==> design/flow/design.v <==
`timescale 1ns / 1ps
module skin_detection(
    input clk,
    input n_rst,
    input [23:0] i_vid_data,
    input i_vid_hsync,
    input i_vid_vsync,
    input i_vid_VDE,
    input [3:0] sw,
    output reg [23:0] o_vid_data,
    output reg o_vid_hsync,
    output reg o_vid_vsync,
    output reg o_vid_VDE
);
    localparam [7:0] skin_y = 8'd80;
    localparam [7:0] skin_cb_min = 8'd70;  
    localparam [7:0] skin_cb_max = 8'd135;  
    localparam [7:0] skin_cr_min = 8'd120;  
    localparam [7:0] skin_cr_max = 8'd180;   
    reg signed [8:0] y, ytemp;
    reg signed [8:0] cb;
    reg signed [8:0] cr;
    reg signed [8:0] rtemp,gtemp,btemp, rtemp2, gtemp2, btemp2;
    localparam [7:0] r  = 8'd255;
    localparam [7:0] g = 8'd0;
    localparam [7:0] b = 8'd255;
    wire [7:0] red, green, blue;
    assign {red, blue, green} = i_vid_data;
    wire hsync = i_vid_hsync;
    wire vsync = i_vid_vsync;
    wire VDE = i_vid_VDE;
    always @(posedge clk) begin
        if(sw == 4'd1) begin
        ytemp <= 16+ (256*red+green*645+blue*98)/1000;
        cb <= (577*(btemp-ytemp))/1000+128;
        cr <= (713*(rtemp-ytemp))/1000+128;
        y <= ytemp;
        rtemp <= red;
        gtemp <= green;
        btemp <= blue;
        rtemp2 <= rtemp;
        gtemp2 <= gtemp;
        btemp2 <= btemp;
        if(y > skin_y && skin_cb_min < cb && skin_cb_max > cb && skin_cr_min < cr && skin_cr_max > cr) begin
            o_vid_data[23:16] <= rtemp2;
            o_vid_data[15:8] <= btemp2;
            o_vid_data[7:0] <= gtemp2;
        end else begin
            o_vid_data[23:16] <= r;
            o_vid_data[15:8] <= b;
            o_vid_data[7:0] <= g;
        end
        o_vid_hsync <=  hsync;
        o_vid_vsync <=  vsync;
        o_vid_VDE <=  VDE;
    end
    end
endmodule
`timescale 1ns / 1ps
module inversion(
    input clk,
    input n_rst,
    input [23:0] i_vid_data,
    input i_vid_hsync,
    input i_vid_vsync,
    input i_vid_VDE,
    input [3:0] sw,
    output reg [23:0] o_vid_data,
    output reg o_vid_hsync,
    output reg o_vid_vsync,
    output reg o_vid_VDE
);
    wire [7:0] red, green, blue;
    assign {red, green, blue} = i_vid_data;
 always @(posedge clk) begin
        if(sw == 4'd2) begin
            o_vid_data[23:16] <= 255-red;
            o_vid_data[15:8] <= 255-green;
            o_vid_data[7:0] <= 255-blue;
        end
        o_vid_hsync <= i_vid_hsync;
        o_vid_vsync <=  i_vid_vsync;
        o_vid_VDE <=  i_vid_VDE;
        end
endmodule
`timescale 1ns / 1ps
module position(
input clk,
    input n_rst,
    input [23:0] i_vid_data,
    input i_vid_hsync,
    input i_vid_vsync,
    input i_vid_VDE,
    input [3:0] sw,
    output reg [23:0] o_vid_data,
    output reg o_vid_hsync,
    output reg o_vid_vsync,
    output reg o_vid_VDE
);
    wire [7:0] red, green, blue;
    reg [16:0] vcount, hcount;
    reg [16:0] vcount_q, hcount_q;
    assign {red, blue, green} = i_vid_data;
    always @* begin
        hcount = hcount_q;
        vcount = vcount_q;
        if(!n_rst) begin
            hcount = 0;
            vcount = 0;
        end else
            if(i_vid_VDE) begin
        if(hcount_q>=16'd1919) begin
            hcount = 0;
            if(vcount_q>=16'd1079)
                vcount =0;
         else vcount = vcount_q +1;
    end else hcount = hcount_q +1;
    end
    end
    always @(posedge clk) begin
        hcount_q <= hcount;
        vcount_q <= vcount;
    end
    wire [7:0] grey = (3*red)/100 + (59*green)/100 + (11*blue)/100;
     always @(posedge clk) begin
           if(sw == 4'd3) begin
             if (hcount > 200 && hcount < 800) begin
                o_vid_data[23:16] <= grey;
                 o_vid_data[15:8] <= grey; 
                 o_vid_data[7:0] <= grey;         
           end
           else
             o_vid_data <= i_vid_data;
           end
           o_vid_hsync <= i_vid_hsync;
           o_vid_vsync <=  i_vid_vsync;
           o_vid_VDE <=  i_vid_VDE;
           end
endmodule
`timescale 1ns / 1ps
module colour_change #
(
    parameter DATA_WIDTH = 24  
)
(
    input  wire                   clk,
    input  wire                   n_rst,
    input  wire [DATA_WIDTH-1:0] i_vid_data,
    input  wire                  i_vid_hsync,
    input  wire                  i_vid_vsync,
    input  wire                  i_vid_VDE,
    output reg [DATA_WIDTH-1:0] o_vid_data,
    output reg                  o_vid_hsync,
    output reg                  o_vid_vsync,
    output reg                  o_vid_VDE,
    input wire [3:0] btn,
    input wire [3:0] sw,
    output wire [3:0] led 
);
 assign led = 4'd0;
 wire [23:0] out1, out2,out3;
   wire hsync, vsync, vde, hsync2, vsync2, vde2, hsync3, vsync3, vde3;
   always@* begin
       case(sw)
           4'd1:begin o_vid_data=out1;
           o_vid_hsync = hsync;
           o_vid_vsync = vsync;
           o_vid_VDE = vde;
           end
           4'd2: begin 
            o_vid_data=out2;
            o_vid_hsync = hsync2;
            o_vid_vsync = vsync2;
            o_vid_VDE = vde2;
           end
           4'd3: begin 
           o_vid_data=out3;
           o_vid_hsync = hsync3;
           o_vid_vsync = vsync3;
           o_vid_VDE = vde3;
          end
          default: begin
           o_vid_data=i_vid_data;
           o_vid_hsync = i_vid_hsync;
           o_vid_vsync = i_vid_vsync;
           o_vid_VDE = i_vid_VDE;
           end
       endcase
   end
   skin_detection skin(.clk(clk), .n_rst(n_rst), .i_vid_data(i_vid_data), .i_vid_hsync(i_vid_hsync), .i_vid_vsync(i_vid_vsync), .i_vid_VDE(i_vid_VDE), .o_vid_data(out1), .o_vid_hsync(hsync), .o_vid_vsync(vsync), .o_vid_VDE(vde), .sw(sw));
   inversion inverse(.clk(clk), .n_rst(n_rst), .i_vid_data(i_vid_data), .i_vid_hsync(i_vid_hsync), .i_vid_vsync(i_vid_vsync), .i_vid_VDE(i_vid_VDE), .o_vid_data(out2), .o_vid_hsync(hsync2), .o_vid_vsync(vsync2), .o_vid_VDE(vde2), .sw(sw));
   position pos(.clk(clk), .n_rst(n_rst), .i_vid_data(i_vid_data), .i_vid_hsync(i_vid_hsync), .i_vid_vsync(i_vid_vsync), .i_vid_VDE(i_vid_VDE), .o_vid_data(out3), .o_vid_hsync(hsync3), .o_vid_vsync(vsync3), .o_vid_VDE(vde3), .sw(sw));
endmodule
==> design/flow/run.sh <==
#!/bin/bash
# the make line also repeats each setting of config.mk as NAME=value (left out here)
make -C /OpenROAD-flow-scripts/flow DESIGN_CONFIG=/design/flow/config.mk WORK_HOME=/design/flow/orfs CLKGATE_MAP_FILE= finish
==> design/flow/config.mk <==
export PLATFORM = sky130hd
export DESIGN_NAME = colour_change
export DESIGN_NICKNAME = colour_change
export VERILOG_FILES = /design/flow/design.v
export SDC_FILE = /design/flow/constraint.sdc
export NUM_CORES = 4
export LEC_CHECK = 0
export ABC_AREA = 1
export CAP_MARGIN = 20
export CORE_MARGIN = 2
export CORE_UTILIZATION = 72
export CTS_CLUSTER_DIAMETER = 399
export CTS_CLUSTER_SIZE = 97
export PLACE_DENSITY = 0.39
export SETUP_SLACK_MARGIN = 3.77
export SLEW_MARGIN = 20
export TNS_END_PERCENT = 5
==> design/flow/constraint.sdc <==
create_clock -name core_clock -period 13.1 [get_ports {clk}]
set_input_delay 2.6200 -clock core_clock [delete_from_list [all_inputs] [get_ports {clk}]]
set_output_delay 2.6200 -clock core_clock [all_outputs]
set_load 0.01 [all_outputs]
==> impl_metrics.toml, run 1 <==
# physical design summary
[floorplan]
die_h_um = 187
io_pins = 68
die_width_um = 187
fp-utilization_pct = 72.6
rows = 67
core-area_um2 = 33300
die_area_um2 = 35000

[placed_design]
placed_cells = 3811
dpl.hpwl_mm = 45.8
port_buffers = 59
place.gp.congestion = 0.924
pre_cts_ws_ps = -543
place_area_um2 = 26000

[synthesis]
ys.flop_type = "edfxtp_1"
synth.distinct_cells = 83
synth-simple-area-share_pct = 30.0
ys_ff = 179
synth.largest_area_cell = "edfxtp_1"
synth.area.mux_share_pct = 0
netlist_logic_family_top = "simple AND/OR/NAND/NOR gates"
edf_count = 159
syn_area_per_cell_um2 = 7.47
top_cell = "nand2_1"
topCellsByArea = "edfxtp_1, ha_1, nand2_1"
top_area_share_pct = 19.8
synth_warnings = 4
ys_seq_share_pct = 21.4
synthXorXnorAreaFrac_pct = 6.91
synth_cells = 3234
ys_top_cells_by_count = "nand2_1, inv_1, ha_1"
synth.cell_area_um2 = 24200
ys_sh_aoi_pct = 10.6
adder_share_pct = 20.3
ys_chip_area_um2 = 24200
async_reset_ff_share_pct = 0
ys_cells = 3234

[status]
status = "aborted with a tool error"
error = "[ERROR GRT-0232] Routing congestion too high. Check the congestion heatmap in the GUI."
failing_step = "5_1_grt"

[clock_tree]
root_buffer = "clkbuf_16"
cts-buffers-inserted = 17
cts_max_path_buffers = 2
ctsHtreeMaxLevel = 4
cts.sinks = 179

[global_routing]
grt_usage_pct = 71.3
overflow = 118
==> per-layer routing <==
| layer | global-route usage (%) | overflow |
|---|---|---|
| met5 | 29.5 | 0 |
| met4 | 64.5 | 36 |
| met3 | 55.5 | 10 |
| met2 | 91.4 | 64 |
| met1 | 70.7 | 8 |
==> timing repair <==
action | CTS
cloned | 2
pin swaps | 141
endpoints found under the setup margin | 51
gates resized | 220
hold buffers | 0
buffers inserted | 82
==> run 2: changes to the inputs <==
Settings changed: ABC_AREA 1 to 0, CAP_MARGIN 20 to 25, CELL_PAD_IN_SITES_GLOBAL_PLACEMENT from default to 0, CORE_ASPECT_RATIO from default to 1.84, CORE_UTILIZATION 72 to 71, CTS_CLUSTER_DIAMETER 399 to 88, CTS_CLUSTER_SIZE 97 to default, PLACE_DENSITY 0.39 to default, PLACE_DENSITY_LB_ADDON from default to 0.04, SETUP_SLACK_MARGIN 3.77 to -1.63, TNS_END_PERCENT 5 to 70.
Clock period 13.1 ns to 32.1 ns, I/O delays scaled along.
==> impl_metrics.toml, run 2 <==
# yosys + openroad results
[timing]
setup_violations = 0
period_used_pct = 64.0
drv_slew = 0
clock.fmax_ghz = 0.0487
fin_crit_ps = 20550
clock-skew-final_ps = 15.8
worst_slack_ps = 11550
relSlewSlack_pct = 28.3
grt_setup_unrepaired = "no"
finalHoldViolCount = 0
worst_pin_slew_ps = 1080
fin_tns_setup_ps = 0

[placed_design]
dpl.hpwl_mm = 55.6
place.gp.congestion = 0.987
pre_cts_ws_ps = 11320
place_area_um2 = 27100
port_buffers = 59

[global_routing]
overflow = 0
grt_first_pass_wirelength_mm = 116
antenna_found_initial = 0
grt_max_degree = 82
first_global_vias = 24500
grt_usage_pct = 36.5

[min_path]
hold_path_startpoint = "skin.gtemp[6]$_DFFE_PN_"
hold_path_class = "reg -> reg"
hold_depth = 0
whs_endpoint = "skin.gtemp2[6]$_DFFE_PN_"

[clock_tree]
cts-buffers-inserted = 17
cts_setup_buffers = 0
ctsResizeCount = 0
cts.sinks = 179
hold_buffers = 0
root_buffer = "clkbuf_16"
path_clk_slew_ps = 90
ctsHtreeMaxLevel = 4
cts_max_path_buffers = 2
worstSkewPairLatency_ps = 460
cts_tree = "built"

[routing]
vias = 24400
ant_nets = 0
drt_pass1_iterations = 8
wl_per_cell_um = 19.8
route.detailed.drc = 0
wirelength_mm = 71.6
drtIter0Drc = 1729
via_per_inst = 6.73
n_antenna_cell = 0

[synthesis]
synth_cells = 3106
synth_warnings = 4
ys_chip_area_um2 = 26100
synth-simple-area-share_pct = 19.3
ys_ff = 179
synth.cell_area_um2 = 26100
top_cell = "nand2_1"
synth.area.mux_share_pct = 4.07
adder_share_pct = 19.9
ys_sh_aoi_pct = 23.1
synth.distinct_cells = 146
ys_top_cells_by_count = "nand2_1, ha_1, inv_1"
topCellsByArea = "edfxtp_1, ha_1, xnor2_1"
synthXorXnorAreaFrac_pct = 8.46
ys_cells = 3106
ys_seq_share_pct = 19.8
edf_count = 159
async_reset_ff_share_pct = 0
top_area_share_pct = 18.3
synth.largest_area_cell = "edfxtp_1"
netlist_logic_family_top = "AND-OR/OR-AND gates"
syn_area_per_cell_um2 = 8.41
ys.flop_type = "edfxtp_1"

[floorplan]
die_width_um = 145
die_area_um2 = 38400
rows = 95
fp-utilization_pct = 71.8
die_h_um = 264
io_pins = 68
core-area_um2 = 36400

[job]
tool_warnings = 51
max_cap_violations = 0

[finish]
nets = 3518
fin_area_um2 = 27700
final_core_util_pct = 76.2
area_delta_synth_final_pct = 6.12

[worst_setup_path]
r2r_end = "skin.cb[8]$_DFFE_PN_"
worstSetupEndpointType = "flip-flop"
cp.buffers_inverters = 5
crit_family = "adder cells"
cpPeakStageDelay_ps = 880
critPathMaxFanout = 11
start_kind = "input pin"
crit_path_start = "i_vid_data[4]"
crit_type = "in -> reg"
crit_path_end = "pos.o_vid_data[23]$_DFFE_PN_"
cp.required_ps = 32310
path_depth = 57
crit_path_top_delay_cell = "clkdlybuf4s50_1"
r2r_setup_slack_ps = 14150
r2r_cells = 57
arrival_ps = 20750
reg2reg_from = "skin.ytemp[0]$_DFFE_PN_"

[status]
status = "timing/DRC/antenna clean"
==> run 2: area by class of cell <==
cell class,instances,area [µm²]
fillers,2677,8650
clock buffers,17,425
inverters,253,950
clock inverters,15,214
repair buffers,80,754
flip-flops and latches,179,5170
multi-input cells,2597,19600
well taps,485,607
==> run 2: routing by layer <==
layer / part of all wire [%] / routed length, µm / vias to the layer above / global-route usage [%]
met3: 4.2 / 2990 / 270 / 3.37
met5: 0 / 0 / - / 0
met4: 6.9 / 4930 / 0 / 24.5
met2: 54 / 38500 / 912 / 71.0
li1: - / - / 11500 / -
met1: 35 / 25200 / 11700 / 36.2
==> run 2: metrics by stage <==
step | std cells | hold WS, ps
after floorplan | 3109 | 400
after global placement | 3592 | 402
after detailed placement | 3592 | 405
after CTS | 3624 | 424
after global routing | 3626 | 429
final | 3626 | 426
==> run 3: changes to the inputs <==
Settings changed: ABC_AREA 0 to default, CAP_MARGIN 25 to 20, CELL_PAD_IN_SITES_GLOBAL_PLACEMENT 0 to default, CORE_ASPECT_RATIO 1.84 to default, CORE_UTILIZATION 71 to 66, CTS_CLUSTER_DIAMETER 88 to default, PLACE_DENSITY_LB_ADDON 0.04 to default, SETUP_SLACK_MARGIN -1.63 to default, TNS_END_PERCENT 70 to default.
Clock period 32.1 ns to 13.8 ns, I/O delays scaled along.
==> impl_metrics.toml, run 3 <==
# physical design summary
[status]
status = "aborted with a tool error"
failing_step = "5_1_grt"
error = "[ERROR GRT-0232] Routing congestion too high. Check the congestion heatmap in the GUI."

[global_routing]
grt_usage_pct = 73.3
overflow = 41

[synthesis]
synth.largest_area_cell = "edfxtp_1"
ys_ff = 179
synth-simple-area-share_pct = 19.3
ys_chip_area_um2 = 26100
top_cell = "nand2_1"
synth.cell_area_um2 = 26100
ys.flop_type = "edfxtp_1"
async_reset_ff_share_pct = 0
synth_warnings = 4
synth.area.mux_share_pct = 4.07
synthXorXnorAreaFrac_pct = 8.46
ys_cells = 3106
synth_cells = 3106
ys_sh_aoi_pct = 23.1
top_area_share_pct = 18.3
topCellsByArea = "edfxtp_1, ha_1, xnor2_1"
syn_area_per_cell_um2 = 8.41
ys_seq_share_pct = 19.8
netlist_logic_family_top = "AND-OR/OR-AND gates"
ys_top_cells_by_count = "nand2_1, ha_1, inv_1"
adder_share_pct = 19.9
synth.distinct_cells = 146
edf_count = 159

[floorplan]
io_pins = 68
die_area_um2 = 41200
fp-utilization_pct = 67.3
core-area_um2 = 38800
rows = 72
die_width_um = 203
die_h_um = 203

[clock_tree]
root_buffer = "clkbuf_16"
cts.sinks = 179
ctsHtreeMaxLevel = 4
cts_max_path_buffers = 2
cts-buffers-inserted = 17

[placed_design]
place.gp.congestion = 0.982
placed_cells = 4175
place_area_um2 = 31500
port_buffers = 59
pre_cts_ws_ps = -1120
dpl.hpwl_mm = 62.3
-- run 3: timing repair --
item	CTS
hold buffers	0
gates resized	220
buffers inserted	85
setup endpoints to repair	38
pin swaps	163
-- run 3: per-layer routing --
layer,overflow,GRT usage [%]
met1,1,71.0
met5,0,17.3
met2,26,93.9
met4,14,73.2
met3,0,57.6
==> run 4: changes to the inputs <==
Settings changed: ABC_AREA from default to 0, CAP_MARGIN 20 to 25, CELL_PAD_IN_SITES_GLOBAL_PLACEMENT from default to 0, CORE_UTILIZATION 66 to 68, CTS_CLUSTER_DIAMETER from default to 205, CTS_CLUSTER_SIZE from default to 35, PLACE_DENSITY_LB_ADDON from default to 0.04, SETUP_SLACK_MARGIN from default to 5.0, TNS_END_PERCENT from default to 70.
Clock period 13.8 ns to 16.3 ns, I/O delays scaled along.
==> impl_metrics.toml, run 4 <==
# physical design summary
[status]
status = "aborted with a tool error"
failing_step = "5_1_grt"
error = "[ERROR GRT-0232] Routing congestion too high. Check the congestion heatmap in the GUI."

[floorplan]
die_h_um = 200
die_width_um = 200
rows = 71
die_area_um2 = 40000
core-area_um2 = 37800
fp-utilization_pct = 69.2
io_pins = 68

[synthesis]
adder_share_pct = 19.9
synth.largest_area_cell = "edfxtp_1"
top_area_share_pct = 18.3
synth.area.mux_share_pct = 4.07
topCellsByArea = "edfxtp_1, ha_1, xnor2_1"
syn_area_per_cell_um2 = 8.41
synth_warnings = 4
async_reset_ff_share_pct = 0
edf_count = 159
ys_ff = 179
synth.cell_area_um2 = 26100
ys_chip_area_um2 = 26100
ys_top_cells_by_count = "nand2_1, ha_1, inv_1"
synth.distinct_cells = 146
synth_cells = 3106
synth-simple-area-share_pct = 19.3
ys.flop_type = "edfxtp_1"
ys_cells = 3106
ys_sh_aoi_pct = 23.1
synthXorXnorAreaFrac_pct = 8.46
netlist_logic_family_top = "AND-OR/OR-AND gates"
ys_seq_share_pct = 19.8
top_cell = "nand2_1"

[clock_tree]
cts.sinks = 179
root_buffer = "clkbuf_16"
cts-buffers-inserted = 17
cts_max_path_buffers = 2
ctsHtreeMaxLevel = 4
hold_buffers = 0

[placed_design]
pre_cts_ws_ps = 70.2
port_buffers = 59
dpl.hpwl_mm = 54.3
place.gp.congestion = 0.979

[global_routing]
overflow = 8
grt_usage_pct = 73.9
-- run 4: per-layer routing --
metal / global-route usage (%) / overflow
met3: 64.5 / 1
met4: 66.3 / 6
met2: 87.2 / 1
met5: 50.5 / 0
met1: 73.9 / 0
-- run 4: stage by stage --
step | area (µm²) | hold WS (ps) | std cells
CTS | 32600 | 421 | 3909
detailed placement | 28300 | 405 | 3629
global placement | 28300 | 401 | 3628
floorplan | 27300 | 400 | 3109
-- run 4: what timing repair did --
action                                  in CTS
endpoints found under the setup margin      51
cloned                                       2
setup buffers                              246
resized                                    367
pin swaps                                  217
==> run 5: changes to the inputs <==
Settings changed: CAP_MARGIN 25 to 20, CELL_PAD_IN_SITES_GLOBAL_PLACEMENT 0 to 3, CORE_UTILIZATION 68 to 28, CTS_CLUSTER_DIAMETER 205 to 281, CTS_CLUSTER_SIZE 35 to 99, PLACE_DENSITY from default to 0.82, PLACE_DENSITY_LB_ADDON 0.04 to default, SETUP_SLACK_MARGIN 5.0 to default, TNS_END_PERCENT 70 to default.
Clock period 16.3 ns to 20.0 ns, I/O delays scaled along.
==> impl_metrics.toml, run 5 <==
# yosys + openroad results
[placed_design]
port_buffers = 59
dpl.hpwl_mm = 59.1
pre_cts_ws_ps = 1500
place.gp.congestion = 0.804

[timing]
worst_pin_slew_ps = 983
period_used_pct = 90.2
clock.fmax_ghz = 0.0555
fin_tns_setup_ps = 0
drv_slew = 0
worst_slack_ps = 1970
fin_crit_ps = 18030
clock-skew-final_ps = 12.3
relSlewSlack_pct = 32.6
grt_setup_unrepaired = "no"
finalHoldViolCount = 0
whs_ps = 424
setup_violations = 0

[clock_tree]
path_clk_slew_ps = 80
worstSkewPairLatency_ps = 460
cts_tree = "built"
ctsResizeCount = 0
hold_buffers = 0
cts_max_path_buffers = 2
cts.sinks = 179
root_buffer = "clkbuf_16"
cts_setup_buffers = 0
ctsHtreeMaxLevel = 4
cts-buffers-inserted = 17

[worst_setup_path]
cp.buffers_inverters = 1
r2r_cells = 57
cpPeakStageDelay_ps = 810
crit_family = "AND-OR/OR-AND gates"
start_kind = "flip-flop"
critPathMaxFanout = 22
crit_top_cell = "ha_1"
path_depth = 57
cp.required_ps = 20150
arrival_ps = 18190
crit_path_top_delay_cell = "mux2i_1"
crit_path_end = "skin.cb[8]$_DFFE_PN_"
reg2reg_from = "skin.ytemp[0]$_DFFE_PN_"
r2r_end = "skin.cb[8]$_DFFE_PN_"
crit_path_start = "skin.ytemp[0]$_DFFE_PN_"
crit_type = "reg -> reg"
r2r_setup_slack_ps = 1970
worstSetupEndpointType = "flip-flop"

[synthesis]
ys_ff = 179
synth-simple-area-share_pct = 19.3
edf_count = 159
ys_seq_share_pct = 19.8
synth.cell_area_um2 = 26100
synth.distinct_cells = 146
synthXorXnorAreaFrac_pct = 8.46
topCellsByArea = "edfxtp_1, ha_1, xnor2_1"
synth_cells = 3106
top_area_share_pct = 18.3
synth.largest_area_cell = "edfxtp_1"
ys.flop_type = "edfxtp_1"
netlist_logic_family_top = "AND-OR/OR-AND gates"
ys_chip_area_um2 = 26100
ys_top_cells_by_count = "nand2_1, ha_1, inv_1"
async_reset_ff_share_pct = 0
adder_share_pct = 19.9
ys_cells = 3106
synth_warnings = 4
top_cell = "nand2_1"
syn_area_per_cell_um2 = 8.41
synth.area.mux_share_pct = 4.07
ys_sh_aoi_pct = 23.1

[min_path]
hold_depth = 0
hold_path_startpoint = "skin.gtemp[0]$_DFFE_PN_"
whs_endpoint = "skin.gtemp2[0]$_DFFE_PN_"
hold_path_class = "reg -> reg"

[routing]
drtIter0Drc = 1263
vias = 22500
wirelength_mm = 73.7
via_per_inst = 5.10
drt_pass1_iterations = 5
route.detailed.drc = 0
ant_nets = 0
wl_per_cell_um = 16.7
n_antenna_cell = 0

[global_routing]
grt_first_pass_wirelength_mm = 120
overflow = 0
first_global_vias = 21900
antenna_found_initial = 0
grt_max_degree = 65
grt_usage_pct = 15.4

[floorplan]
die_area_um2 = 95700
rows = 112
die_h_um = 309
io_pins = 68
fp-utilization_pct = 28.1
die_width_um = 309
core-area_um2 = 92900

[finish]
nFillCells = 9923
nets = 3526
area_delta_synth_final_pct = 9.89

[job]
max_cap_violations = 0
tool_warnings = 51

[status]
status = "timing/DRC/antenna clean"
[run 5: area by class of cell]
type / count / area (µm²) / area share (%)
Multi-Input combinational cell: 2597 / 19600 / 68.3
Sequential cell: 179 / 5170 / 18.0
Tap cell: 1254 / 1570 / 5.47
Inverter: 253 / 950 / 3.31
Timing Repair Buffer: 88 / 803 / 2.80
Clock buffer: 17 / 425 / 1.48
Clock inverter: 15 / 176 / 0.615
[run 5: per-layer routing]
metal,GRT usage [%],share of wire [%],vias up
li1,-,-,11500
met1,21.5,50,10700
met2,26.1,47,264
met3,1.17,1.9,42
met4,2.66,1.1,0
met5,0,0,-
[run 5: through the flow]
| stage | instances | area, µm² | util [%] |
|---|---|---|---|
| 3_3_place_gp | 4371 | 28100 | 30.2 |
| 6_report | 4403 | 28700 | 30.9 |
| 2_1_floorplan | 3109 | 26100 | - |
| 3_5_place_dp | 4371 | 28100 | 30.2 |
| 5_1_grt | 4403 | 28700 | 30.9 |
| 4_1_cts | 4403 | 28700 | 30.9 |
==> run 6: changes to the inputs <==
Settings changed: ABC_AREA 0 to default, CELL_PAD_IN_SITES_GLOBAL_PLACEMENT 3 to default, CORE_UTILIZATION 28 to 67, CTS_CLUSTER_DIAMETER 281 to default, CTS_CLUSTER_SIZE 99 to default, HOLD_SLACK_MARGIN from default to -0.1, PLACE_DENSITY 0.82 to default.
Clock period 20.0 ns to 14.1 ns, I/O delays scaled along.
==> impl_metrics.toml, run 6 <==
# yosys + openroad results
[clock_tree]
cts.sinks = 179
ctsHtreeMaxLevel = 4
path_clk_slew_ps = 80
root_buffer = "clkbuf_16"
cts-buffers-inserted = 17
hold_buffers = 0
cts_max_path_buffers = 2
cts_tree = "built"
worstSkewPairLatency_ps = 460

[timing]
clock.fmax_ghz = 0.0647
drv_slew = 0
relSlewSlack_pct = 8.45
worst_slack_ps = -1360
setup_violations = 29
worst_pin_slew_ps = 1360
fin_crit_ps = 15460
grt_setup_unrepaired = "yes"
period_used_pct = 110
finalHoldViolCount = 0
clock-skew-final_ps = 14.6

[synthesis]
synth_cells = 3106
edf_count = 159
ys_sh_aoi_pct = 23.1
syn_area_per_cell_um2 = 8.41
async_reset_ff_share_pct = 0
synth.distinct_cells = 146
adder_share_pct = 19.9
ys_chip_area_um2 = 26100
netlist_logic_family_top = "AND-OR/OR-AND gates"
synthXorXnorAreaFrac_pct = 8.46
ys_ff = 179
top_cell = "nand2_1"
synth.area.mux_share_pct = 4.07
ys.flop_type = "edfxtp_1"
synth-simple-area-share_pct = 19.3
synth.largest_area_cell = "edfxtp_1"
ys_cells = 3106
ys_seq_share_pct = 19.8
top_area_share_pct = 18.3
synth.cell_area_um2 = 26100
ys_top_cells_by_count = "nand2_1, ha_1, inv_1"
synth_warnings = 4
topCellsByArea = "edfxtp_1, ha_1, xnor2_1"

[global_routing]
first_global_vias = 27400
grt_usage_pct = 40.1
overflow = 0
grt_max_degree = 88
antenna_found_initial = 6
grt_first_pass_wirelength_mm = 135

[min_path]
hold_path_class = "reg -> reg"
hold_depth = 0
whs_endpoint = "skin.gtemp2[3]$_DFFE_PN_"
hold_path_startpoint = "skin.gtemp[3]$_DFFE_PN_"

[floorplan]
die_h_um = 201
fp-utilization_pct = 67.7
rows = 72
die_width_um = 201
die_area_um2 = 40600
io_pins = 68
core-area_um2 = 38600

[placed_design]
place.gp.congestion = 0.959
place_area_um2 = 30700
dpl.hpwl_mm = 59.4
port_buffers = 59

[worst_setup_path]
r2r_setup_slack_ps = -1360
crit_family = "AND-OR/OR-AND gates"
crit_path_top_delay_cell = "o41ai_4"
arrival_ps = 15750
worstSetupEndpointType = "flip-flop"
cp.buffers_inverters = 18
crit_type = "reg -> reg"
r2r_end = "skin.cr[6]$_DFFE_PN_"
start_kind = "flip-flop"
crit_path_start = "skin.ytemp[1]$_DFFE_PN_"
r2r_cells = 68
cpPeakStageDelay_ps = 630
crit_path_end = "skin.cr[6]$_DFFE_PN_"
reg2reg_from = "skin.ytemp[1]$_DFFE_PN_"
crit_top_cell = "buf_4"
cp.required_ps = 14390
critPathMaxFanout = 7
path_depth = 68

[finish]
fin_area_um2 = 34700
nets = 4119
final_core_util_pct = 89.9
area_delta_synth_final_pct = 32.7

[job]
tool_warnings = 55
max_cap_violations = 0

[status]
status = "finished with violations"
check-failures = "negative setup slack"

[routing]
route.detailed.drc = 0
drtIter0Drc = 4408
vias = 30300
via_per_inst = 7.10
wirelength_mm = 104
wl_per_cell_um = 24.4
ant_nets = 0
drt_pass1_iterations = 12
[run 6: layer usage]
metal	GRT usage [%]	vias to the layer above	routed length (µm)
met5	0	-	56
met4	22.5	8	9950
met3	5.41	938	11000
met2	70.7	2568	48400
met1	46.9	14000	34800
li1	-	12700	-
[run 6: area by class of cell]
cell class                 instances  area [µm²]
tap                              518         648
clock inverter                    15         164
clock buffer                      17         425
antenna                            2        5.00
fill                            1682        3900
multi-input combinational       2597       21900
sequential                       179        5170
inverter                         253         953
timing repair buffer             681        5410
[run 6: stage by stage]
| step | setup slack (ps) | std cells | hold slack (ps) | TNS (ps) |
|---|---|---|---|---|
| CTS | -57.0 | 4167 | 427 | -138 |
| global route | -1740 | 4260 | 440 | -32020 |
| floorplan | 2.94 | 3109 | 400 | 0 |
| finish | -1360 | 4262 | 426 | -18510 |
| detailed placement | -1320 | 4087 | 405 | -27840 |
| global placement | -632 | 4087 | 400 | -9070 |
[run 6: timing repair]
item	in CTS	in global routing
gates resized	137	345
buffers inserted	48	97
setup endpoints to repair	38	45
pin swaps	105	226
==> run 7: changes to the inputs <==
Settings changed: ABC_AREA from default to 0, CELL_PAD_IN_SITES_DETAIL_PLACEMENT from default to 2, CORE_ASPECT_RATIO from default to 1.64, CORE_MARGIN 2 to 4, CORE_UTILIZATION 67 to 46, CTS_CLUSTER_DIAMETER from default to 398, GPL_ROUTABILITY_DRIVEN from default to 0, GPL_TIMING_DRIVEN from default to 0, HOLD_SLACK_MARGIN -0.1 to default, MIN_ROUTING_LAYER from default to met2, PLACE_DENSITY_LB_ADDON from default to 0.22, SETUP_SLACK_MARGIN from default to 2.19, SLEW_MARGIN 20 to 5, TNS_END_PERCENT from default to 85.
Clock period 14.1 ns to 10.1 ns, I/O delays scaled along.
==> impl_metrics.toml, run 7 <==
# physical design summary
[synthesis]
synthXorXnorAreaFrac_pct = 8.46
synth_warnings = 4
synth.distinct_cells = 146
edf_count = 159
synth.largest_area_cell = "edfxtp_1"
synth.area.mux_share_pct = 4.07
ys_ff = 179
ys_sh_aoi_pct = 23.1
async_reset_ff_share_pct = 0
topCellsByArea = "edfxtp_1, ha_1, xnor2_1"
netlist_logic_family_top = "AND-OR/OR-AND gates"
ys.flop_type = "edfxtp_1"
ys_seq_share_pct = 19.8
adder_share_pct = 19.9
syn_area_per_cell_um2 = 8.41
top_area_share_pct = 18.3
synth_cells = 3106
ys_top_cells_by_count = "nand2_1, ha_1, inv_1"
synth.cell_area_um2 = 26100
synth-simple-area-share_pct = 19.3
top_cell = "nand2_1"
ys_cells = 3106
ys_chip_area_um2 = 26100

[placed_design]
pre_cts_ws_ps = -7860
port_buffers = 58
placed_cells = 3905
dpl.hpwl_mm = 108

[floorplan]
fp-utilization_pct = 46.6
die_h_um = 313
rows = 111
die_width_um = 194
io_pins = 68
core-area_um2 = 56100
die_area_um2 = 60800

[status]
status = "aborted with a tool error"
failing_step = "4_1_cts"
error = "[ERROR DPL-0033] detailed placement checks failed during check placement."
run 7: through the flow:
stage	area [µm²]
global placement	28800
floorplan	27300
detailed placement	28900
==> run 8: changes to the inputs <==
Settings changed: ABC_AREA 0 to 1, CELL_PAD_IN_SITES_DETAIL_PLACEMENT 2 to default, CORE_MARGIN 4 to 2, CORE_UTILIZATION 46 to 40, CTS_CLUSTER_DIAMETER 398 to default, HOLD_SLACK_MARGIN from default to 0.29, MIN_ROUTING_LAYER met2 to default, PLACE_DENSITY_LB_ADDON 0.22 to default, SETUP_SLACK_MARGIN 2.19 to default, SLEW_MARGIN 5 to 35, TNS_END_PERCENT 85 to default.
Clock period 10.1 ns to 20.0 ns, I/O delays scaled along.
==> impl_metrics.toml, run 8 <==
# yosys + openroad results
[floorplan]
die_h_um = 319
io_pins = 68
core-area_um2 = 59900
die_width_um = 196
fp-utilization_pct = 40.3
die_area_um2 = 62400
rows = 115

[routing]
drt_pass1_iterations = 5
route.detailed.drc = 0
drtIter0Drc = 728
n_antenna_cell = 0
wl_per_cell_um = 13.9
ant_nets = 0
wirelength_mm = 56.9
vias = 20300
via_per_inst = 4.96

[synthesis]
synth-simple-area-share_pct = 30.0
adder_share_pct = 20.3
edf_count = 159
async_reset_ff_share_pct = 0
top_area_share_pct = 19.8
ys_sh_aoi_pct = 10.6
top_cell = "nand2_1"
ys_seq_share_pct = 21.4
ys_chip_area_um2 = 24200
synth.cell_area_um2 = 24200
topCellsByArea = "edfxtp_1, ha_1, nand2_1"
ys_cells = 3234
netlist_logic_family_top = "simple AND/OR/NAND/NOR gates"
synthXorXnorAreaFrac_pct = 6.91
synth.distinct_cells = 83
ys.flop_type = "edfxtp_1"
synth_cells = 3234
ys_ff = 179
synth_warnings = 4
syn_area_per_cell_um2 = 7.47
synth.largest_area_cell = "edfxtp_1"
ys_top_cells_by_count = "nand2_1, inv_1, ha_1"
synth.area.mux_share_pct = 0

[min_path]
whs_endpoint = "skin.gtemp2[6]$_DFFE_PN_"
hold_path_class = "reg -> reg"
hold_path_startpoint = "skin.gtemp[6]$_DFFE_PN_"
hold_depth = 0

[placed_design]
port_buffers = 59
dpl.hpwl_mm = 48.8
pre_cts_ws_ps = 2560

[worst_setup_path]
r2r_setup_slack_ps = 6700
crit_path_end = "pos.o_vid_data[7]$_DFFE_PN_"
crit_path_top_delay_cell = "clkdlybuf4s50_1"
arrival_ps = 16960
worstSetupEndpointType = "flip-flop"
r2r_end = "skin.cr[8]$_DFFE_PN_"
path_depth = 75
cp.required_ps = 20230
reg2reg_from = "skin.rtemp[0]$_DFFE_PN_"
start_kind = "input pin"
cp.buffers_inverters = 11
crit_path_start = "i_vid_data[1]"
critPathMaxFanout = 11
crit_family = "simple AND/OR/NAND/NOR gates"
r2r_cells = 92
crit_type = "in -> reg"
cpPeakStageDelay_ps = 870
crit_top_cell = "nand2_1"

[clock_tree]
cts.sinks = 179
cts_setup_buffers = 0
cts_tree = "built"
hold_buffers = 0
path_clk_slew_ps = 60
root_buffer = "clkbuf_16"
worstSkewPairLatency_ps = 510
cts_max_path_buffers = 3
ctsHtreeMaxLevel = 4
cts-buffers-inserted = 25
ctsResizeCount = 0

[timing]
clock.fmax_ghz = 0.0598
worst_pin_slew_ps = 871
fin_tns_setup_ps = 0
clock-skew-final_ps = 32.5
grt_setup_unrepaired = "no"
drv_slew = 0
worst_slack_ps = 3270
finalHoldViolCount = 0
relSlewSlack_pct = 41.7
fin_crit_ps = 16730
period_used_pct = 83.7
whs_ps = 420
setup_violations = 0

[global_routing]
grt_usage_pct = 18.8
grt_first_pass_wirelength_mm = 94.8
first_global_vias = 20300
antenna_found_initial = 0
overflow = 0
grt_max_degree = 42

[job]
max_cap_violations = 0
tool_warnings = 51

[status]
status = "timing/DRC/antenna clean"

[finish]
nets = 3716
area_delta_synth_final_pct = 9.58
-- run 8: stage by stage --
stage	instances	instance area, µm²	utilization, %
global route	4093	26500	44.2
CTS	4093	26500	44.2
floorplan	3237	24200	-
global placement	4056	25700	42.9
detailed placement	4060	25800	43.1
finish	4093	26500	44.2
-- run 8: cell type report --
| class | instances | area [µm²] |
|---|---|---|
| Clock inverter | 7 | 31.3 |
| Multi-Input combinational cell | 2396 | 16400 |
| Fill cell | 6167 | 33400 |
| Clock buffer | 26 | 629 |
| Tap cell | 760 | 951 |
| Timing Repair Buffer | 63 | 686 |
| Inverter | 633 | 2400 |
| Buffer | 29 | 189 |
| Sequential cell | 179 | 5170 |
-- run 8: per-layer routing --
metal	vias up	track usage (%)	share of wire, %
met5	-	0	0
met4	0	8.94	4.7
met3	106	1.44	1.9
met2	226	38.8	57
met1	9323	18.3	37
li1	10700	-	-
==> run 9: changes to the inputs <==
Settings changed: ABC_AREA 1 to default, CAP_MARGIN 20 to 5, CELL_PAD_IN_SITES_DETAIL_PLACEMENT from default to 2, CORE_ASPECT_RATIO 1.64 to 0.65, CTS_CLUSTER_SIZE from default to 19, GPL_ROUTABILITY_DRIVEN 0 to 1, HOLD_SLACK_MARGIN 0.29 to default, SETUP_SLACK_MARGIN from default to 5.0, SLEW_MARGIN 35 to 25, TNS_END_PERCENT from default to 35.
==> impl_metrics.toml, run 9 <==
# physical design summary
[synthesis]
ys.flop_type = "edfxtp_1"
ys_chip_area_um2 = 26100
ys_seq_share_pct = 19.8
synth.largest_area_cell = "edfxtp_1"
topCellsByArea = "edfxtp_1, ha_1, xnor2_1"
synth.area.mux_share_pct = 4.07
synth_warnings = 4
synth_cells = 3106
ys_top_cells_by_count = "nand2_1, ha_1, inv_1"
synth.distinct_cells = 146
ys_cells = 3106
synth.cell_area_um2 = 26100
top_area_share_pct = 18.3
edf_count = 159
netlist_logic_family_top = "AND-OR/OR-AND gates"
adder_share_pct = 19.9
ys_ff = 179
syn_area_per_cell_um2 = 8.41
synthXorXnorAreaFrac_pct = 8.46
synth-simple-area-share_pct = 19.3
ys_sh_aoi_pct = 23.1
top_cell = "nand2_1"
async_reset_ff_share_pct = 0

[clock_tree]
ctsHtreeMaxLevel = 4
cts.sinks = 179
cts_max_path_buffers = 2
hold_buffers = 0
root_buffer = "clkbuf_16"
cts-buffers-inserted = 17

[floorplan]
io_pins = 68
core-area_um2 = 64600
die_h_um = 210
die_area_um2 = 67400
rows = 75
fp-utilization_pct = 40.5
die_width_um = 321

[placed_design]
port_buffers = 58
place_area_um2 = 28100
place.gp.congestion = 0.894
dpl.hpwl_mm = 99.5

[status]
status = "aborted with a tool error"
error = "[ERROR GRT-0232] Routing congestion too high. Check the congestion heatmap in the GUI."
failing_step = "5_1_grt"

[global_routing]
grt_usage_pct = 89.4
overflow = 1515
==> run 9: routing by layer <==
layer	GRT overflow	GRT usage, %
met1	50	87.6
met2	934	103
met3	62	78.2
met4	454	91.8
met5	15	50.1
==> run 9: per-stage QoR <==
step / worst slack (ps) / hold WS, ps / cells
CTS: 4130 / 444 / 4299
detailed placement: 6.97 / 412 / 4020
global placement: 1940 / 400 / 4014
floorplan: 4890 / 400 / 3109
==> run 9: repair_timing <==
item	CTS
resized	625
endpoints found under the setup margin	51
setup buffers	247
endpoints found under the hold margin	0
pin swaps	214
==> run 10: changes to the inputs <==
Settings changed: ABC_AREA from default to 1, CAP_MARGIN 5 to 20, CELL_PAD_IN_SITES_DETAIL_PLACEMENT 2 to default, CORE_ASPECT_RATIO 0.65 to default, CORE_UTILIZATION 40 to 70, CTS_CLUSTER_DIAMETER from default to 204, CTS_CLUSTER_SIZE 19 to 37, GPL_ROUTABILITY_DRIVEN 1 to default, GPL_TIMING_DRIVEN 0 to default, SETUP_SLACK_MARGIN 5.0 to 0.42, SLEW_MARGIN 25 to 20, TNS_END_PERCENT 35 to default.
Clock period 20.0 ns to 12.9 ns, I/O delays scaled along.
==> impl_metrics.toml, run 10 <==
# yosys + openroad results
[synthesis]
ys_ff = 179
adder_share_pct = 20.3
synthXorXnorAreaFrac_pct = 6.91
async_reset_ff_share_pct = 0
ys.flop_type = "edfxtp_1"
ys_sh_aoi_pct = 10.6
synth.area.mux_share_pct = 0
syn_area_per_cell_um2 = 7.47
netlist_logic_family_top = "simple AND/OR/NAND/NOR gates"
top_area_share_pct = 19.8
top_cell = "nand2_1"
ys_chip_area_um2 = 24200
ys_top_cells_by_count = "nand2_1, inv_1, ha_1"
synth-simple-area-share_pct = 30.0
synth_cells = 3234
ys_cells = 3234
synth_warnings = 4
synth.largest_area_cell = "edfxtp_1"
synth.cell_area_um2 = 24200
synth.distinct_cells = 83
edf_count = 159
topCellsByArea = "edfxtp_1, ha_1, nand2_1"
ys_seq_share_pct = 21.4

[worst_setup_path]
r2r_cells = 89
crit_top_cell = "nand2_4"
start_kind = "flip-flop"
crit_path_start = "skin.rtemp[0]$_DFFE_PN_"
r2r_setup_slack_ps = -3710
reg2reg_from = "skin.rtemp[0]$_DFFE_PN_"
crit_path_top_delay_cell = "nor2_1"
crit_type = "reg -> reg"
arrival_ps = 16820
cpPeakStageDelay_ps = 920
r2r_end = "skin.cr[8]$_DFFE_PN_"
crit_family = "simple AND/OR/NAND/NOR gates"
path_depth = 89
crit_path_end = "skin.cr[8]$_DFFE_PN_"
critPathMaxFanout = 8
cp.required_ps = 13110
cp.buffers_inverters = 20
worstSetupEndpointType = "flip-flop"

[floorplan]
die_width_um = 190
core-area_um2 = 34300
fp-utilization_pct = 70.4
die_area_um2 = 36000
die_h_um = 190
rows = 68
io_pins = 68

[clock_tree]
cts.sinks = 179
worstSkewPairLatency_ps = 450
ctsHtreeMaxLevel = 4
path_clk_slew_ps = 90
cts_max_path_buffers = 2
hold_buffers = 0
root_buffer = "clkbuf_16"
cts_tree = "built"
cts-buffers-inserted = 17

[finish]
final_core_util_pct = 90.6
final_cells = 4044
nets = 3964
area_delta_synth_final_pct = 28.6

[timing]
grt_setup_unrepaired = "yes"
worst_pin_slew_ps = 1150
finalHoldViolCount = 0
period_used_pct = 129
clock-skew-final_ps = 18.0
worst_slack_ps = -3710
relSlewSlack_pct = 23.1
fin_crit_ps = 16610
setup_violations = 30
clock.fmax_ghz = 0.0602
drv_slew = 0

[global_routing]
antenna_found_initial = 1
grt_first_pass_wirelength_mm = 99.3
first_global_vias = 22000
overflow = 0
grt_usage_pct = 33.3
grt_max_degree = 65

[job]
tool_warnings = 55
max_cap_violations = 0

[status]
status = "finished with violations"
check-failures = "negative setup slack"

[placed_design]
port_buffers = 59
placed_cells = 3849
dpl.hpwl_mm = 46.2
pre_cts_ws_ps = -1110
place.gp.congestion = 0.886

[routing]
route.detailed.drc = 0
drtIter0Drc = 3331
wl_per_cell_um = 22.3
ant_nets = 0
wirelength_mm = 90.3
via_per_inst = 6.46
vias = 26100
drt_pass1_iterations = 15

[min_path]
hold_path_class = "reg -> reg"
hold_path_startpoint = "skin.gtemp[4]$_DFFE_PN_"
hold_depth = 0
whs_endpoint = "skin.gtemp2[4]$_DFFE_PN_"
[run 10: cell type report]
class / instances / area [µm²]
timing repair inverter: 1 / 8.76
clock buffer: 17 / 425
fill: 1506 / 3230
antenna: 1 / 2.50
clock inverter: 15 / 184
inverter: 633 / 2460
tap: 455 / 569
timing repair buffer: 346 / 2850
sequential: 179 / 5170
multi-input combinational: 2397 / 19400
[run 10: what timing repair did]
| action | 4_1_cts | 5_1_grt |
|---|---|---|
| gates cloned | 0 | 2 |
| pin swaps | 60 | 330 |
| gates resized | 113 | 621 |
| setup endpoints to repair | 37 | 45 |
| setup buffers | 38 | 122 |
[run 10: per-stage QoR]
step | TNS (ps) | cell area, µm² | hold slack (ps)
2_1_floorplan | 0 | 24200 | 400
3_3_place_gp | -4560 | 26100 | 400
3_5_place_dp | -17770 | 26100 | 405
4_1_cts | 0 | 27500 | 421
5_1_grt | -42980 | 31100 | 424
6_report | -35970 | 31100 | 426
[run 10: routing by layer]
layer / GRT usage (%) / routed length (µm) / up-vias
met5: 0 / 54 / -
met2: 62.9 / 41400 / 2042
met3: 2.60 / 10600 / 839
li1: - / - / 11200
met1: 39.5 / 29500 / 12100
met4: 11.7 / 8730 / 2
==> run 11: changes to the inputs <==
Settings changed: ABC_AREA 1 to 0, CAP_MARGIN 20 to 0, CELL_PAD_IN_SITES_DETAIL_PLACEMENT from default to 1, CELL_PAD_IN_SITES_GLOBAL_PLACEMENT from default to 0, CORE_MARGIN 2 to 10, CORE_UTILIZATION 70 to 47, CTS_CLUSTER_DIAMETER 204 to 369, CTS_CLUSTER_SIZE 37 to 33, GPL_ROUTABILITY_DRIVEN from default to 0, HOLD_SLACK_MARGIN from default to 0.29, MIN_ROUTING_LAYER from default to met2, PLACE_DENSITY_LB_ADDON from default to 0.04, SETUP_SLACK_MARGIN 0.42 to 5.0, TNS_END_PERCENT from default to 35.
Clock period 12.9 ns to 29.6 ns, I/O delays scaled along.
==> impl_metrics.toml, run 11 <==
# yosys + openroad results
[synthesis]
ys_ff = 179
synth.cell_area_um2 = 26100
ys_cells = 3106
synth_cells = 3106
synth_warnings = 4
synth.distinct_cells = 146
synth.area.mux_share_pct = 4.07
ys_seq_share_pct = 19.8
ys.flop_type = "edfxtp_1"
ys_sh_aoi_pct = 23.1
synth-simple-area-share_pct = 19.3
ys_top_cells_by_count = "nand2_1, ha_1, inv_1"
syn_area_per_cell_um2 = 8.41
synthXorXnorAreaFrac_pct = 8.46
netlist_logic_family_top = "AND-OR/OR-AND gates"
topCellsByArea = "edfxtp_1, ha_1, xnor2_1"
top_area_share_pct = 18.3
top_cell = "nand2_1"
ys_chip_area_um2 = 26100
synth.largest_area_cell = "edfxtp_1"
edf_count = 159
async_reset_ff_share_pct = 0
adder_share_pct = 19.9

[worst_setup_path]
crit_type = "in -> reg"
path_depth = 56
reg2reg_from = "skin.btemp[0]$_DFFE_PN_"
crit_path_top_delay_cell = "clkdlybuf4s50_1"
cp.required_ps = 29800
crit_family = "AND-OR/OR-AND gates"
critPathMaxFanout = 8
r2r_setup_slack_ps = 10820
crit_path_start = "i_vid_data[0]"
crit_top_cell = "maj3_1"
arrival_ps = 21310
r2r_cells = 58
worstSetupEndpointType = "flip-flop"
cp.buffers_inverters = 5
start_kind = "input pin"
r2r_end = "skin.cb[8]$_DFFE_PN_"
crit_path_end = "pos.o_vid_data[7]$_DFFE_PN_"
cpPeakStageDelay_ps = 910

[finish]
area_delta_synth_final_pct = 7.51
nets = 3519
final_cells = 3891
nFillCells = 6636

[global_routing]
first_global_vias = 36800
grt_usage_pct = 35.8
grt_max_degree = 79
antenna_found_initial = 0
grt_first_pass_wirelength_mm = 129
overflow = 0

[clock_tree]
ctsHtreeMaxLevel = 4
ctsResizeCount = 0
cts_tree = "built"
worstSkewPairLatency_ps = 480
path_clk_slew_ps = 80
hold_buffers = 0
cts_max_path_buffers = 2
root_buffer = "clkbuf_16"
cts-buffers-inserted = 17
cts_setup_buffers = 0
cts.sinks = 179

[placed_design]
dpl.hpwl_mm = 61.4
port_buffers = 59
pre_cts_ws_ps = 8560
placed_cells = 3857

[timing]
worst_slack_ps = 8490
drv_slew = 0
relSlewSlack_pct = 24.8
setup_violations = 0
fin_crit_ps = 21110
finalHoldViolCount = 0
worst_pin_slew_ps = 1120
clock-skew-final_ps = 21.4
grt_setup_unrepaired = "no"
period_used_pct = 71.3
clock.fmax_ghz = 0.0474
fin_tns_setup_ps = 0

[floorplan]
die_h_um = 256
die_area_um2 = 65400
rows = 86
io_pins = 68
fp-utilization_pct = 47.4
core-area_um2 = 55100
die_width_um = 256

[min_path]
hold_depth = 0
hold_path_class = "reg -> reg"
hold_path_startpoint = "skin.gtemp[0]$_DFFE_PN_"
whs_endpoint = "skin.gtemp2[0]$_DFFE_PN_"

[routing]
ant_nets = 0
drtIter0Drc = 5774
wl_per_cell_um = 20.6
vias = 33200
via_per_inst = 8.54
route.detailed.drc = 0
drt_pass1_iterations = 11
wirelength_mm = 80.2

[job]
tool_warnings = 53
max_cap_violations = 0

[status]
status = "timing/DRC/antenna clean"
## run 11: cell type report
| cell class | instances | area [µm²] | area share, % |
|---|---|---|---|
| timing repair buffer | 81 | 763 | 2.72 |
| clock inverter | 15 | 233 | 0.829 |
| clock buffer | 17 | 425 | 1.51 |
| sequential | 179 | 5170 | 18.4 |
| antenna | 1 | 2.50 | 0.00891 |
| inverter | 253 | 950 | 3.38 |
| multi-input combinational | 2597 | 19600 | 69.8 |
| tap | 748 | 936 | 3.33 |
## run 11: per-layer routing
metal	GRT usage, %	share of wire, %
met1	-	0
met2	44.6	53
met3	45.5	39
met4	5.87	8.0
met5	8.62	0.65
## run 11: stage by stage
step | hold WS [ps] | area [µm²] | util (%)
6_report | 425 | 28100 | 51.0
5_1_grt | 448 | 28100 | 51.0
4_1_cts | 427 | 28100 | 50.9
3_5_place_dp | 407 | 27400 | 49.7
3_3_place_gp | 402 | 27400 | 49.7
2_1_floorplan | 400 | 26100 | -
==> run 12: changes to the inputs <==
Settings changed: ABC_AREA 0 to 1, CAP_MARGIN 0 to 30, CELL_PAD_IN_SITES_DETAIL_PLACEMENT 1 to default, CELL_PAD_IN_SITES_GLOBAL_PLACEMENT 0 to default, CORE_MARGIN 10 to 2, CORE_UTILIZATION 47 to 72, CTS_CLUSTER_DIAMETER 369 to default, CTS_CLUSTER_SIZE 33 to 14, GPL_ROUTABILITY_DRIVEN 0 to default, HOLD_SLACK_MARGIN 0.29 to -0.08, MIN_ROUTING_LAYER met2 to default, PLACE_DENSITY_LB_ADDON 0.04 to 0.23, SETUP_SLACK_MARGIN 5.0 to -0.76, SLEW_MARGIN 20 to 0, TNS_END_PERCENT 35 to default.
Clock period 29.6 ns to 11.6 ns, I/O delays scaled along.
==> impl_metrics.toml, run 12 <==
# physical design summary
[placed_design]
place_area_um2 = 28800
port_buffers = 59
dpl.hpwl_mm = 55.9
place.gp.congestion = 0.930

[floorplan]
rows = 67
core-area_um2 = 33300
die_width_um = 187
die_area_um2 = 35000
fp-utilization_pct = 72.6
io_pins = 68
die_h_um = 187

[status]
error = "[ERROR GRT-0116] Global routing finished with congestion. Check the congestion regions in the DRC Viewer."
status = "aborted with a tool error"
failing_step = "5_1_grt"

[synthesis]
adder_share_pct = 20.3
synth.distinct_cells = 83
synthXorXnorAreaFrac_pct = 6.91
ys_chip_area_um2 = 24200
edf_count = 159
synth-simple-area-share_pct = 30.0
synth.largest_area_cell = "edfxtp_1"
ys.flop_type = "edfxtp_1"
synth.cell_area_um2 = 24200
ys_seq_share_pct = 21.4
netlist_logic_family_top = "simple AND/OR/NAND/NOR gates"
async_reset_ff_share_pct = 0
ys_top_cells_by_count = "nand2_1, inv_1, ha_1"
synth_warnings = 4
top_cell = "nand2_1"
ys_ff = 179
synth_cells = 3234
ys_sh_aoi_pct = 10.6
ys_cells = 3234
topCellsByArea = "edfxtp_1, ha_1, nand2_1"
syn_area_per_cell_um2 = 7.47
top_area_share_pct = 19.8
synth.area.mux_share_pct = 0

[clock_tree]
cts.sinks = 179
root_buffer = "clkbuf_16"
ctsHtreeMaxLevel = 4
cts_max_path_buffers = 2
cts-buffers-inserted = 17

[global_routing]
overflow = 155
grt_usage_pct = 74.9
==> run 12: metrics by stage <==
stage	utilization (%)	setup slack, ps	cells	setup TNS, ps
4_1_cts	92.5	-894	4298	-19800
3_5_place_dp	86.4	-2590	4196	-63560
3_3_place_gp	86.4	-1450	4196	-28040
2_1_floorplan	-	-730	3237	-7990
==> run 12: layer usage <==
metal	GRT overflow	GRT usage, %
met1	0	73.5
met2	99	96.1
met3	1	54.2
met4	55	78.4
met5	0	22.7
==> run 12: repair_timing <==
action / CTS
resized: 204
endpoints found under the hold margin: 0
buffers inserted: 76
setup endpoints to repair: 42
pin swaps: 111
hold buffers: 0
==> run 13: changes to the inputs <==
Settings changed: ABC_AREA 1 to default, CAP_MARGIN 30 to 20, CORE_ASPECT_RATIO from default to 0.71, CTS_CLUSTER_SIZE 14 to 37, HOLD_SLACK_MARGIN -0.08 to 0.3, PLACE_DENSITY_LB_ADDON 0.23 to 0.0, SETUP_SLACK_MARGIN -0.76 to 0.42, SLEW_MARGIN 0 to 20, TNS_END_PERCENT from default to 5.
Clock period 11.6 ns to 12.9 ns, I/O delays scaled along.
==> impl_metrics.toml, run 13 <==
# physical design summary
[synthesis]
top_cell = "nand2_1"
ys_cells = 3106
synth.area.mux_share_pct = 4.07
synth_warnings = 4
top_area_share_pct = 18.3
synth-simple-area-share_pct = 19.3
ys_top_cells_by_count = "nand2_1, ha_1, inv_1"
async_reset_ff_share_pct = 0
synth.cell_area_um2 = 26100
ys_ff = 179
synth.largest_area_cell = "edfxtp_1"
edf_count = 159
ys_sh_aoi_pct = 23.1
topCellsByArea = "edfxtp_1, ha_1, xnor2_1"
ys_seq_share_pct = 19.8
ys.flop_type = "edfxtp_1"
synth_cells = 3106
netlist_logic_family_top = "AND-OR/OR-AND gates"
syn_area_per_cell_um2 = 8.41
synth.distinct_cells = 146
synthXorXnorAreaFrac_pct = 8.46
adder_share_pct = 19.9
ys_chip_area_um2 = 26100

[placed_design]
pre_cts_ws_ps = -2390
place_area_um2 = 33700
port_buffers = 59
dpl.hpwl_mm = 86.9
place.gp.congestion = 1.03

[floorplan]
die_area_um2 = 37800
die_width_um = 230
fp-utilization_pct = 73.5
die_h_um = 164
io_pins = 68
rows = 58
core-area_um2 = 35600

[status]
error = "[ERROR DPL-0038] Utilization greater than 100%, impossible to legalize"
status = "aborted with a tool error"
failing_step = "4_1_cts"
run 13: metrics by stage:
stage / hold WS (ps) / util, % / instances
2_1_floorplan: 400 / - / 3109
3_5_place_dp: 406 / 94.9 / 4436
3_3_place_gp: 401 / 94.9 / 4436
==> run 14: changes to the inputs <==
Settings changed: ABC_AREA from default to 1, CELL_PAD_IN_SITES_DETAIL_PLACEMENT from default to 2, CORE_ASPECT_RATIO 0.71 to 1.64, CORE_UTILIZATION 72 to 40, CTS_CLUSTER_SIZE 37 to default, GPL_ROUTABILITY_DRIVEN from default to 0, GPL_TIMING_DRIVEN from default to 0, HOLD_SLACK_MARGIN 0.3 to 0.29, PLACE_DENSITY_LB_ADDON 0.0 to default, SETUP_SLACK_MARGIN 0.42 to 2.19, SLEW_MARGIN 20 to 35, TNS_END_PERCENT 5 to default.
Clock period 12.9 ns to 10.1 ns, I/O delays scaled along.
==> impl_metrics.toml, run 14 <==
# physical design summary
[synthesis]
netlist_logic_family_top = "simple AND/OR/NAND/NOR gates"
top_area_share_pct = 19.8
synth.cell_area_um2 = 24200
synth_warnings = 4
synth_cells = 3234
ys_chip_area_um2 = 24200
ys_seq_share_pct = 21.4
synth-simple-area-share_pct = 30.0
ys.flop_type = "edfxtp_1"
ys_sh_aoi_pct = 10.6
ys_cells = 3234
synth.distinct_cells = 83
top_cell = "nand2_1"
async_reset_ff_share_pct = 0
synth.largest_area_cell = "edfxtp_1"
synthXorXnorAreaFrac_pct = 6.91
syn_area_per_cell_um2 = 7.47
synth.area.mux_share_pct = 0
adder_share_pct = 20.3
topCellsByArea = "edfxtp_1, ha_1, nand2_1"
ys_ff = 179
ys_top_cells_by_count = "nand2_1, inv_1, ha_1"
edf_count = 159

[status]
error = "[ERROR DPL-0033] detailed placement checks failed during check placement."
status = "aborted with a tool error"
failing_step = "4_1_cts"

[floorplan]
io_pins = 68
die_area_um2 = 62400
core-area_um2 = 59900
die_h_um = 319
rows = 115
die_width_um = 196
fp-utilization_pct = 40.3

[placed_design]
place_area_um2 = 26800
dpl.hpwl_mm = 94.6
port_buffers = 59
[run 14: per-stage QoR]
| stage | worst slack [ps] | std cells |
|---|---|---|
| after floorplan | -1450 | 3237 |
| after global placement | -4180 | 4056 |
| after detailed placement | -5470 | 4059 |
==> run 15: changes to the inputs <==
Settings changed: ABC_AREA 1 to 0, CAP_MARGIN 20 to 25, CELL_PAD_IN_SITES_DETAIL_PLACEMENT 2 to default, CELL_PAD_IN_SITES_GLOBAL_PLACEMENT from default to 0, CORE_ASPECT_RATIO 1.64 to 0.5, CORE_UTILIZATION 40 to 65, CTS_CLUSTER_DIAMETER from default to 337, GPL_ROUTABILITY_DRIVEN 0 to default, GPL_TIMING_DRIVEN 0 to default, HOLD_SLACK_MARGIN 0.29 to default, PLACE_DENSITY_LB_ADDON from default to 0.04, SETUP_SLACK_MARGIN 2.19 to 5.0, SLEW_MARGIN 35 to 20, TNS_END_PERCENT from default to 70.
Clock period 10.1 ns to 32.1 ns, I/O delays scaled along.
==> impl_metrics.toml, run 15 <==
# yosys + openroad results
[status]
status = "timing/DRC/antenna clean"

[routing]
drt_pass1_iterations = 5
drtIter0Drc = 1818
ant_nets = 0
route.detailed.drc = 0
wirelength_mm = 65.5
wl_per_cell_um = 17.9
via_per_inst = 6.39
vias = 23400

[placed_design]
place_area_um2 = 27100
place.gp.congestion = 0.942
pre_cts_ws_ps = 10840
dpl.hpwl_mm = 50.7
port_buffers = 59

[finish]
fin_area_um2 = 27800
area_delta_synth_final_pct = 6.25
nets = 3510
nFillCells = 3156

[synthesis]
ys.flop_type = "edfxtp_1"
synthXorXnorAreaFrac_pct = 8.46
ys_top_cells_by_count = "nand2_1, ha_1, inv_1"
edf_count = 159
ys_cells = 3106
netlist_logic_family_top = "AND-OR/OR-AND gates"
synth_warnings = 4
synth.largest_area_cell = "edfxtp_1"
synth.distinct_cells = 146
ys_seq_share_pct = 19.8
async_reset_ff_share_pct = 0
ys_sh_aoi_pct = 23.1
ys_chip_area_um2 = 26100
synth-simple-area-share_pct = 19.3
topCellsByArea = "edfxtp_1, ha_1, xnor2_1"
synth.cell_area_um2 = 26100
top_cell = "nand2_1"
ys_ff = 179
syn_area_per_cell_um2 = 8.41
synth.area.mux_share_pct = 4.07
synth_cells = 3106
adder_share_pct = 19.9
top_area_share_pct = 18.3

[worst_setup_path]
r2r_setup_slack_ps = 14380
start_kind = "input pin"
crit_family = "adder cells"
crit_path_end = "pos.o_vid_data[23]$_DFFE_PN_"
crit_path_top_delay_cell = "clkdlybuf4s50_1"
cp.required_ps = 32410
crit_top_cell = "maj3_1"
arrival_ps = 21260
crit_path_start = "i_vid_data[1]"
cp.buffers_inverters = 4
r2r_cells = 58
cpPeakStageDelay_ps = 780
crit_type = "in -> reg"
reg2reg_from = "skin.btemp[0]$_DFFE_PN_"
worstSetupEndpointType = "flip-flop"
critPathMaxFanout = 11
path_depth = 55
r2r_end = "skin.cb[8]$_DFFE_PN_"

[global_routing]
grt-busiest-layer = "met2"
antenna_found_initial = 1
grt_max_degree = 84
use_met2_pct = 50.1
first_global_vias = 21600
grt_first_pass_wirelength_mm = 108
overflow = 0
use_met3_pct = 3.03
grt_usage_pct = 30.9
met1_usage_pct = 44.6

[clock_tree]
cts-buffers-inserted = 17
ctsResizeCount = 0
hold_buffers = 0
cts_max_path_buffers = 2
cts.sinks = 179
worstSkewPairLatency_ps = 450
cts_tree = "built"
cts_setup_buffers = 0
path_clk_slew_ps = 80
ctsHtreeMaxLevel = 4
root_buffer = "clkbuf_16"

[timing]
setup_violations = 0
clock-skew-final_ps = 12.9
grt_setup_unrepaired = "no"
fin_tns_setup_ps = 0
worst_pin_slew_ps = 1010
finalHoldViolCount = 0
fin_crit_ps = 20950
relSlewSlack_pct = 32.8
worst_slack_ps = 11150
clock.fmax_ghz = 0.0477
period_used_pct = 65.3
drv_slew = 0

[min_path]
whs_endpoint = "skin.gtemp2[7]$_DFFE_PN_"
hold_path_class = "reg -> reg"
hold_depth = 0
hold_path_startpoint = "skin.gtemp[7]$_DFFE_PN_"

[floorplan]
die_area_um2 = 41900
io_pins = 68
rows = 51
die_h_um = 146
fp-utilization_pct = 66.6
core-area_um2 = 39200
die_width_um = 287

[job]
tool_warnings = 51
max_cap_violations = 0
-- run 15: layer usage --
layer | part of all wire, % | up-vias | wire [µm]
met1 | 47 | 11100 | 31000
met5 | 0 | - | 0
li1 | - | 11500 | -
met4 | 1.6 | 0 | 1030
met3 | 5.5 | 76 | 3600
met2 | 46 | 739 | 29900
-- run 15: layout make-up --
| type | instances | area, µm² | area share (%) |
|---|---|---|---|
| clock buffers | 17 | 425 | 1.53 |
| repair buffers | 72 | 703 | 2.53 |
| flip-flops and latches | 179 | 5170 | 18.6 |
| diodes | 1 | 2.50 | 0.00902 |
| well taps | 530 | 663 | 2.39 |
| clock inverters | 15 | 226 | 0.816 |
| inverters | 253 | 950 | 3.42 |
| multi-input cells | 2597 | 19600 | 70.6 |
-- run 15: stage by stage --
| stage | instances | utilization, % | hold WS, ps |
|---|---|---|---|
| finish | 3664 | 70.7 | 424 |
| global route | 3664 | 70.7 | 431 |
| CTS | 3662 | 70.6 | 426 |
| detailed placement | 3630 | 69.0 | 406 |
| global placement | 3629 | 68.9 | 402 |
| floorplan | 3109 | - | 400 |
